Setup of main:
==> flow/design.v (excerpt) <==
module dlf_core (
   input             clk,
   input             rstn,
   input             dlf_en,
   input  [4:0]      tdc_dout,
   input  [17:0]     dlf_a2,
   input  [17:0]     dlf_a3,
   input  [17:0]     dlf_b1,
   input  [17:0]     dlf_b2,
   input  [14:0]     dlf_sdm_nc_in,
   output [15:0]     dlf_out,
   output            dlf_valid
   );
export LEC_CHECK = 0
export CAP_MARGIN = 35
export CORE_ASPECT_RATIO = 1.0
export CORE_MARGIN = 2
export CORE_UTILIZATION = 16
export CTS_CLUSTER_SIZE = 49
export HOLD_SLACK_MARGIN = 0.22
export MIN_ROUTING_LAYER = met2
export PLACE_DENSITY_LB_ADDON = 0.29
export SETUP_SLACK_MARGIN = 0.53
export SLEW_MARGIN = 15
export TNS_END_PERCENT = 80
create_clock -name core_clock -period 38.0 [get_ports {clk}]
run.sh (not shown) runs the stock make flow with config.mk's settings and CLKGATE_MAP_FILE=.
### main -> the feature branch
==> flow/config.mk <==
export PLATFORM = sky130hd
export DESIGN_NAME = dlf_core
export DESIGN_NICKNAME = dlf_core
export VERILOG_FILES = /design/flow/design.v
export SDC_FILE = /design/flow/constraint.sdc
export NUM_CORES = 4
export LEC_CHECK = 0
export CAP_MARGIN = 20
export CORE_MARGIN = 2
export CORE_UTILIZATION = 72
export MAX_ROUTING_LAYER = met4
export SLEW_MARGIN = 20
==> flow/constraint.sdc <==
create_clock -name core_clock -period 16.3 [get_ports {clk}]
set_input_delay 3.2600 -clock core_clock [delete_from_list [all_inputs] [get_ports {clk}]]
set_output_delay 3.2600 -clock core_clock [all_outputs]
set_load 0.01 [all_outputs]
### Flow results
main: done, clean on timing, DRC and antenna
Although it ran to completion, the feature branch produced a layout that fails the final checks because of setup timing.
Delta (the feature branch minus main): clock latency on the worst-skew pair has decreased; fill cell instance count of the final layout moved down; die footprint fell by 77%; tally of non-filler cells in the final layout decreased 3202.

========
== v48 ==
dlf_core again, from the RTL that the note above started with.
export LEC_CHECK = 0
export ABC_AREA = 1
export CAP_MARGIN = 20
export CELL_PAD_IN_SITES_GLOBAL_PLACEMENT = 2
export CORE_ASPECT_RATIO = 1.46
export CORE_MARGIN = 2
export CORE_UTILIZATION = 44
export CTS_CLUSTER_DIAMETER = 56
export GPL_ROUTABILITY_DRIVEN = 0
export GPL_TIMING_DRIVEN = 0
export MAX_ROUTING_LAYER = met4
export MIN_ROUTING_LAYER = met1
export PLACE_DENSITY_LB_ADDON = 0.09
export SETUP_SLACK_MARGIN = 4.54
export SLEW_MARGIN = 20
create_clock -name core_clock -period 15.5 [get_ports {clk}]
Nothing crashed in v48 and all stages finished; the problem is that the final layout failed, the offending checks being setup timing.
[inputs] v43 vs v48
Settings: CELL_PAD_IN_SITES_GLOBAL_PLACEMENT removed (was 2); SETUP_SLACK_MARGIN removed (was 4.54); CORE_UTILIZATION changed from 44 to 52; GPL_TIMING_DRIVEN removed (was 0); MIN_ROUTING_LAYER removed (was met1); CORE_ASPECT_RATIO removed (was 1.46); MAX_ROUTING_LAYER removed (was met4); CTS_CLUSTER_DIAMETER removed (was 56); ABC_AREA removed (was 1); GPL_ROUTABILITY_DRIVEN removed (was 0); PLACE_DENSITY_LB_ADDON removed (was 0.09); the clock period (ns, I/O delays scaled along) changed from 15.5 to 12.7.
Findings:
- v43: flow complete, layout not clean; failing: setup timing
- Number of standard-cell rows in the floorplan for v43: 39 down relative to v48
- Wire length of the first global-routing pass was higher in v48 than in v43.
- Critical path depth in cells (lower): v43
- Compared with v48, v43 shows a lower final layout net count.
- Relative to v48, the total routing resource utilization after global routing of v43 is lower by 3.1 points.
> inputs changed (v43 -> v53)
Settings: changing CORE_UTILIZATION from 52 to 40; setting CTS_CLUSTER_DIAMETER to 81 for the first time; setting GPL_TIMING_DRIVEN to 0 for the first time; changing the clock period (ns, I/O delays scaled along) from 12.7 to 25.0.
[summary]
The stage delay of the slowest cell on the critical path of v43 and that of v53 are within noise of each other.
v53: PASS, flow complete, no timing, DRC or antenna violations
Changes observed in v53 relative to v43: die footprint now sits higher, combined global-route utilization of all metal layers now sits lower, post-DP HPWL now sits higher.
Between v53 and v43, logic share of the area is higher for v53, v43 comes in under that.
Summary: least setup slack across all paths after layout, v53 better than v43
Slew at the pin with the worst max-slew slack ends up lower on v43.

========
v25:
Starting RTL as in the previous note.
clock: 15.9 ns
lec_check: 0
cap_margin: 5
core_margin: 2
core_utilization: 72
hold_slack_margin: -0.04
setup_slack_margin: -1.09
slew_margin: 20
Ran to the end and failed final checks on setup timing: v25.
Changes in v51 relative to v25:
diff --git a/flow/config.mk b/flow/config.mk
--- a/flow/config.mk
+++ b/flow/config.mk
@@ -8 +8 @@
-export CAP_MARGIN = 5
+export CAP_MARGIN = 20
@@ -10,3 +10 @@
-export CORE_UTILIZATION = 72
-export HOLD_SLACK_MARGIN = -0.04
-export SETUP_SLACK_MARGIN = -1.09
+export CORE_UTILIZATION = 40
==> flow/constraint.sdc <==
create_clock -name core_clock -period 24.1 [get_ports {clk}]
set_input_delay 4.8200 -clock core_clock [delete_from_list [all_inputs] [get_ports {clk}]]
set_output_delay 4.8200 -clock core_clock [all_outputs]
set_load 0.01 [all_outputs]
Notes after the runs:
v51: no failed stages, no open violations at the end
v25 → v51: final net count has decreased; count of non-CTS buffers in the layout has decreased; tally of clock buffers in the finished layout grew by 3.
--- input diff v51..v16 ---
diff --git a/flow/config.mk b/flow/config.mk
--- a/flow/config.mk
+++ b/flow/config.mk
@@ -10,0 +11 @@
+export SETUP_SLACK_MARGIN = -1.83
- For post-detailed-routing wire length, v51 and v16 come out practically identical.
- ~same sequential share of layout area in v51 and v16
- Diff v51 -> v16 | number of non-clock buffers | decrease of 2.3%
- Comparing the two runs side by side, v16 comes out behind v51 on clock period minus worst slack.
- Reported for v51 and v16, detailed-placement wirelength estimate turned out identical to the last digit.
- Higher share of the cycle needed by the critical path after routing goes to v16 over v51.
## Diff of input files: v36 against v16
diff --git a/flow/config.mk b/flow/config.mk
--- a/flow/config.mk
+++ b/flow/config.mk
@@ -10,2 +10,2 @@
-export CORE_UTILIZATION = 40
-export SETUP_SLACK_MARGIN = -1.83
+export CORE_UTILIZATION = 71
+export HOLD_SLACK_MARGIN = -0.05
==> flow/constraint.sdc <==
create_clock -name core_clock -period 13.7 [get_ports {clk}]
set_input_delay 2.7400 -clock core_clock [delete_from_list [all_inputs] [get_ports {clk}]]
set_output_delay 2.7400 -clock core_clock [all_outputs]
set_load 0.01 [all_outputs]
Results
- Looking across v36 and v16, the single run that reached the end with no open violations was v16.
- v36 gives more final wirelength than v16 did.
- Going from v16 to v36, number of cell rows shrank by more than a quarter.
- v36 against v16: pre-CTS setup slack dropped 5.87 ns, total met2 wirelength after detailed routing moved up.
- Taking v16 as the reference, in v36 clock latency of the later-clocked register in the worst-skew pair decreased 0.05 ns; post-route clock period utilization up 39 points; critical path arrival down 4.90 ns.
- Compared with v16, v36 shows a higher via count.
